==> inputs of branch onyx <==
## Attention_top
module Attention_top #(
    parameter INPUT_WIDTH = 8,
    parameter NUM_CODE_WIDTH = 5,
    parameter MATRIX_SIZE = 3,
    parameter ADDR_WIDTH = $clog2(MATRIX_SIZE**2<<2),
    parameter OUTPUT_WIDTH = $clog2(MATRIX_SIZE*(2**INPUT_WIDTH))-1
)(
    input clk,
    input reset_n,
    input start,
    input softmax_req,DATA_write_EN,
    input  [INPUT_WIDTH*MATRIX_SIZE-1:0] Q_INPUT,
    input [INPUT_WIDTH*MATRIX_SIZE-1:0] MATRIX_INPUT,
    output reg [MATRIX_SIZE*OUTPUT_WIDTH-1:0] Output_RESULT,
    input output_req
);
clock: 2.09 ns
lec_check: 0
abc_area: 1
cap_margin: 20
core_margin: 2
core_utilization: 72
cts_cluster_diameter: 230
cts_cluster_size: 37
hold_slack_margin: 0.29
place_density: 0.37
setup_slack_margin: 0.59
slew_margin: 20
run.sh (not shown) runs the stock make flow with config.mk's settings and CLKGATE_MAP_FILE=.
==> branch violet: changes against branch onyx <==
- ABC_AREA: 1 -> unset
- CTS_CLUSTER_DIAMETER: 230 -> unset
- CTS_CLUSTER_SIZE: 37 -> unset
- HOLD_SLACK_MARGIN: 0.29 -> unset
- SETUP_SLACK_MARGIN: 0.59 -> -0.21
==> flow/constraint.sdc (replaced) <==
create_clock -name core_clock -period 2.75 [get_ports {clk}]
set_input_delay 0.5500 -clock core_clock [delete_from_list [all_inputs] [get_ports {clk}]]
set_output_delay 0.5500 -clock core_clock [all_outputs]
set_load 0.01 [all_outputs]
==> branch xenon: changes against branch onyx <==
- ABC_AREA: 1 -> unset
- CTS_CLUSTER_DIAMETER: 230 -> unset
- CTS_CLUSTER_SIZE: 37 -> 21
- HOLD_SLACK_MARGIN: 0.29 -> unset
- PLACE_DENSITY: 0.37 -> unset
- SETUP_SLACK_MARGIN: 0.59 -> 0.38
==> flow/constraint.sdc (replaced) <==
create_clock -name core_clock -period 3.43 [get_ports {clk}]
set_input_delay 0.6860 -clock core_clock [delete_from_list [all_inputs] [get_ports {clk}]]
set_output_delay 0.6860 -clock core_clock [all_outputs]
set_load 0.01 [all_outputs]
==> branch maple: changes against branch onyx <==
- CELL_PAD_IN_SITES_GLOBAL_PLACEMENT: unset -> 2
- CORE_UTILIZATION: 72 -> 40
- CTS_CLUSTER_DIAMETER: 230 -> 199
- CTS_CLUSTER_SIZE: 37 -> unset
- HOLD_SLACK_MARGIN: 0.29 -> unset
- MAX_ROUTING_LAYER: unset -> met4
- PLACE_DENSITY: 0.37 -> unset
- SETUP_SLACK_MARGIN: 0.59 -> unset
- SLEW_MARGIN: 20 -> 5
==> flow/constraint.sdc (replaced) <==
create_clock -name core_clock -period 2.81 [get_ports {clk}]
set_input_delay 0.5620 -clock core_clock [delete_from_list [all_inputs] [get_ports {clk}]]
set_output_delay 0.5620 -clock core_clock [all_outputs]
set_load 0.01 [all_outputs]
==> results <==
Branch onyx died in global routing (5_1_grt) on DPL-0038. Branch maple finished with setup timing left. Branch xenon finished clean. Branch violet finished but failed the layout checks on setup timing. In branch xenon the register-to-register slack is higher than in branch maple, by 290 ps. In branch xenon the clock-buffer cell count is higher than in branch violet, by 7. Between branch onyx and branch violet, the lower die area is in branch violet (gap about 0.23%, measured against branch violet). Cell count: branch maple > branch violet > branch xenon. The lowest combinational power belongs to branch xenon, the highest to branch violet. Via count: branch violet > branch maple > branch xenon.
==> figures <==
Run status: branch onyx aborted with a tool error; branch maple failed layout checks; branch xenon complete, no violations; branch violet failed layout checks
Failing step: branch onyx global routing (5_1_grt); branch maple -; branch xenon -; branch violet -
Layout check failures: branch onyx -; branch maple setup timing; branch xenon -; branch violet setup timing
Worst R2R Path Depth: branch onyx -; branch maple 19; branch xenon 14; branch violet 14
CP endpoint kind: branch onyx -; branch maple flop; branch xenon flop; branch violet flop
Part of the total power dissipated in sequential elements: branch onyx -; branch maple 36.2%; branch xenon 37.9%; branch violet 35.0%
Post-Route Setup TNS: branch onyx -; branch maple -1450 ps; branch xenon 0 ps; branch violet -20,110 ps
Total instance count after detailed placement: branch onyx 8,182; branch maple 8,783; branch xenon 6,380; branch violet 6,835
LEAKAGE: branch onyx -; branch maple 36.1 nW; branch xenon 31.6 nW; branch violet 33.8 nW
Height of the die: branch onyx 288 um; branch maple 386 um; branch xenon 288 um; branch violet 288 um
Total clock buffers created by CTS: branch onyx 39; branch maple 139; branch xenon 118; branch violet 118
Headroom to the max-slew limit: branch onyx -; branch maple 54.1%; branch xenon 38.6%; branch violet 46.8%
Number of max-slew violations in the final report: branch onyx -; branch maple 0; branch xenon 0; branch violet 0
Flop count: branch onyx -; branch maple 1,234; branch xenon 1,234; branch violet 1,234
Yosys xor share: branch onyx 2.07%; branch maple 2.07%; branch xenon 3.86%; branch violet 3.86%

==> branch nickel <==
Attention_top again, from the RTL that the note above started with.
Design Attention_top, start of the top module:
module Attention_top #(
    parameter INPUT_WIDTH = 8,
    parameter NUM_CODE_WIDTH = 5,
    parameter MATRIX_SIZE = 3,
    parameter ADDR_WIDTH = $clog2(MATRIX_SIZE**2<<2),
    parameter OUTPUT_WIDTH = $clog2(MATRIX_SIZE*(2**INPUT_WIDTH))-1
)(
    input clk,
    input reset_n,
    input start,
    input softmax_req,DATA_write_EN,
    input  [INPUT_WIDTH*MATRIX_SIZE-1:0] Q_INPUT,
    input [INPUT_WIDTH*MATRIX_SIZE-1:0] MATRIX_INPUT,
    output reg [MATRIX_SIZE*OUTPUT_WIDTH-1:0] Output_RESULT,
    input output_req
);
wire [ADDR_WIDTH-1:0] Q_S_addr, write_addr;
wire [MATRIX_SIZE*OUTPUT_WIDTH-1:0] QK_RESULT;
wire write_enable;
wire job_start;
wire [INPUT_WIDTH*MATRIX_SIZE*MATRIX_SIZE-1:0] MATRIX_OUTPUT;
wire [OUTPUT_WIDTH*MATRIX_SIZE-1:0] output_buffer_READ_VALUE;
wire [INPUT_WIDTH*MATRIX_SIZE-1:0] Q_S_date;
wire K_V_read_EN;
wire Q_S_read_EN;
reg output_buffer_READ_EN;
reg [ADDR_WIDTH-1:0] output_buffer_READ_ADDR;
reg [ADDR_WIDTH-1:0] output_READ_ADDR;
    Array_control #(
        .INPUT_WIDTH(INPUT_WIDTH),
        .NUM_CODE_WIDTH(NUM_CODE_WIDTH),
        .MATRIX_SIZE(MATRIX_SIZE),
        .ADDR_WIDTH(ADDR_WIDTH),
        .OUTPUT_WIDTH(OUTPUT_WIDTH)
    ) array_control_inst (
        .start(start),
        .clk(clk),
  ...
==> flow/config.mk <==
export PLATFORM = sky130hd
export DESIGN_NAME = Attention_top
export DESIGN_NICKNAME = Attention_top
export VERILOG_FILES = /design/flow/design.v
export SDC_FILE = /design/flow/constraint.sdc
export NUM_CORES = 4
export LEC_CHECK = 0
export CAP_MARGIN = 20
export CELL_PAD_IN_SITES_DETAIL_PLACEMENT = 0
export CORE_ASPECT_RATIO = 1.51
export CORE_MARGIN = 2
export CORE_UTILIZATION = 54
export CTS_CLUSTER_SIZE = 61
export GPL_ROUTABILITY_DRIVEN = 0
export GPL_TIMING_DRIVEN = 0
export HOLD_SLACK_MARGIN = 0.26
export MAX_ROUTING_LAYER = met4
export SETUP_SLACK_MARGIN = 0.2
export SLEW_MARGIN = 20
==> flow/constraint.sdc <==
create_clock -name core_clock -period 3.47 [get_ports {clk}]
set_input_delay 0.6940 -clock core_clock [delete_from_list [all_inputs] [get_ports {clk}]]
set_output_delay 0.6940 -clock core_clock [all_outputs]
set_load 0.01 [all_outputs]
==> branch indigo: changes against branch nickel <==
- CELL_PAD_IN_SITES_DETAIL_PLACEMENT: 0 -> not set
- CORE_ASPECT_RATIO: 1.51 -> not set
- CORE_UTILIZATION: 54 -> 72
- CTS_CLUSTER_DIAMETER: not set -> 381
- CTS_CLUSTER_SIZE: 61 -> not set
- GPL_ROUTABILITY_DRIVEN: 0 -> not set
- GPL_TIMING_DRIVEN: 0 -> not set
- HOLD_SLACK_MARGIN: 0.26 -> not set
- MAX_ROUTING_LAYER: met4 -> not set
- SETUP_SLACK_MARGIN: 0.2 -> -0.21
==> flow/constraint.sdc (replaced) <==
create_clock -name core_clock -period 2.73 [get_ports {clk}]
set_input_delay 0.5460 -clock core_clock [delete_from_list [all_inputs] [get_ports {clk}]]
set_output_delay 0.5460 -clock core_clock [all_outputs]
set_load 0.01 [all_outputs]
==> branch zinc: changes against branch nickel <==
- CAP_MARGIN: 20 -> 15
- CELL_PAD_IN_SITES_GLOBAL_PLACEMENT: not set -> 0
- CORE_ASPECT_RATIO: 1.51 -> not set
- CORE_UTILIZATION: 54 -> 72
- CTS_CLUSTER_SIZE: 61 -> not set
- GPL_ROUTABILITY_DRIVEN: 0 -> not set
- GPL_TIMING_DRIVEN: 0 -> not set
- HOLD_SLACK_MARGIN: 0.26 -> 0.12
- MAX_ROUTING_LAYER: met4 -> not set
- MIN_ROUTING_LAYER: not set -> met1
- SETUP_SLACK_MARGIN: 0.2 -> 0.77
- TNS_END_PERCENT: not set -> 5
==> comparison table <==
quantity                                                           branch nickel               branch indigo    branch zinc
Sequential cell area share                                                45.51%                      42.50%         45.29%
Outcome                                                 timing/DRC/antenna clean  complete, but fails checks  timing/DRC/antenna clean
Reasons for failing layout checks                                              -        negative setup slack              -
Final Util                                                                63.79%                      90.77%         85.23%
Number of buffers outside the clock class in the layout                      422                         884            455
Crit path time final                                                    3.410 ns                    3.772 ns       3.277 ns
Power Combinational                                                      28.1 mW                     49.7 mW        30.1 mW
Most used cell along the critical path                                  clkbuf_2                       buf_4        a21oi_1
Final Setup Violations                                                         0                         260              0
GRT Total Usage                                                           31.97%                      44.65%         35.78%
First-pass GRT wire length                                              256.8 mm                    284.3 mm       233.1 mm
Die width                                                          270.9 microns               288.0 microns  288.0 microns
Maximum net fanout on the critical path                                       10                           4              5
1st-pass router iterations                                                    12                          22             14
Detailed placer's ending HPWL                                           119.8 mm                    115.9 mm       98.69 mm
Required time of the critical path                                       4.04 ns                     3.36 ns        4.04 ns
Non-clock buffering overhead                                              4.763%                      10.59%         5.821%
Maximum resistive drop on vdd                                          0.5811 mV                   0.9765 mV      0.6400 mV
Summed negative setup slack over all endpoints                              0 ns                   -85.46 ns           0 ns
Number of antenna violations at the first check in global routing             21                          19              4
Leak pwr                                                                31.17 nW                    34.07 nW       31.64 nW
Standard-cell row count                                                      147                         104            104
Chip area                                                           110300 sq um                 82960 sq um    82960 sq um
Final Instance Area                                                  67930 sq um                 72760 sq um    68320 sq um
Number of nets in the finished design                                       5892                        6356           5932
Least-Margin Pin Slew                                                   1.272 ns                   0.9802 ns      0.9300 ns
Power is estimated from default activity; no workload was simulated.
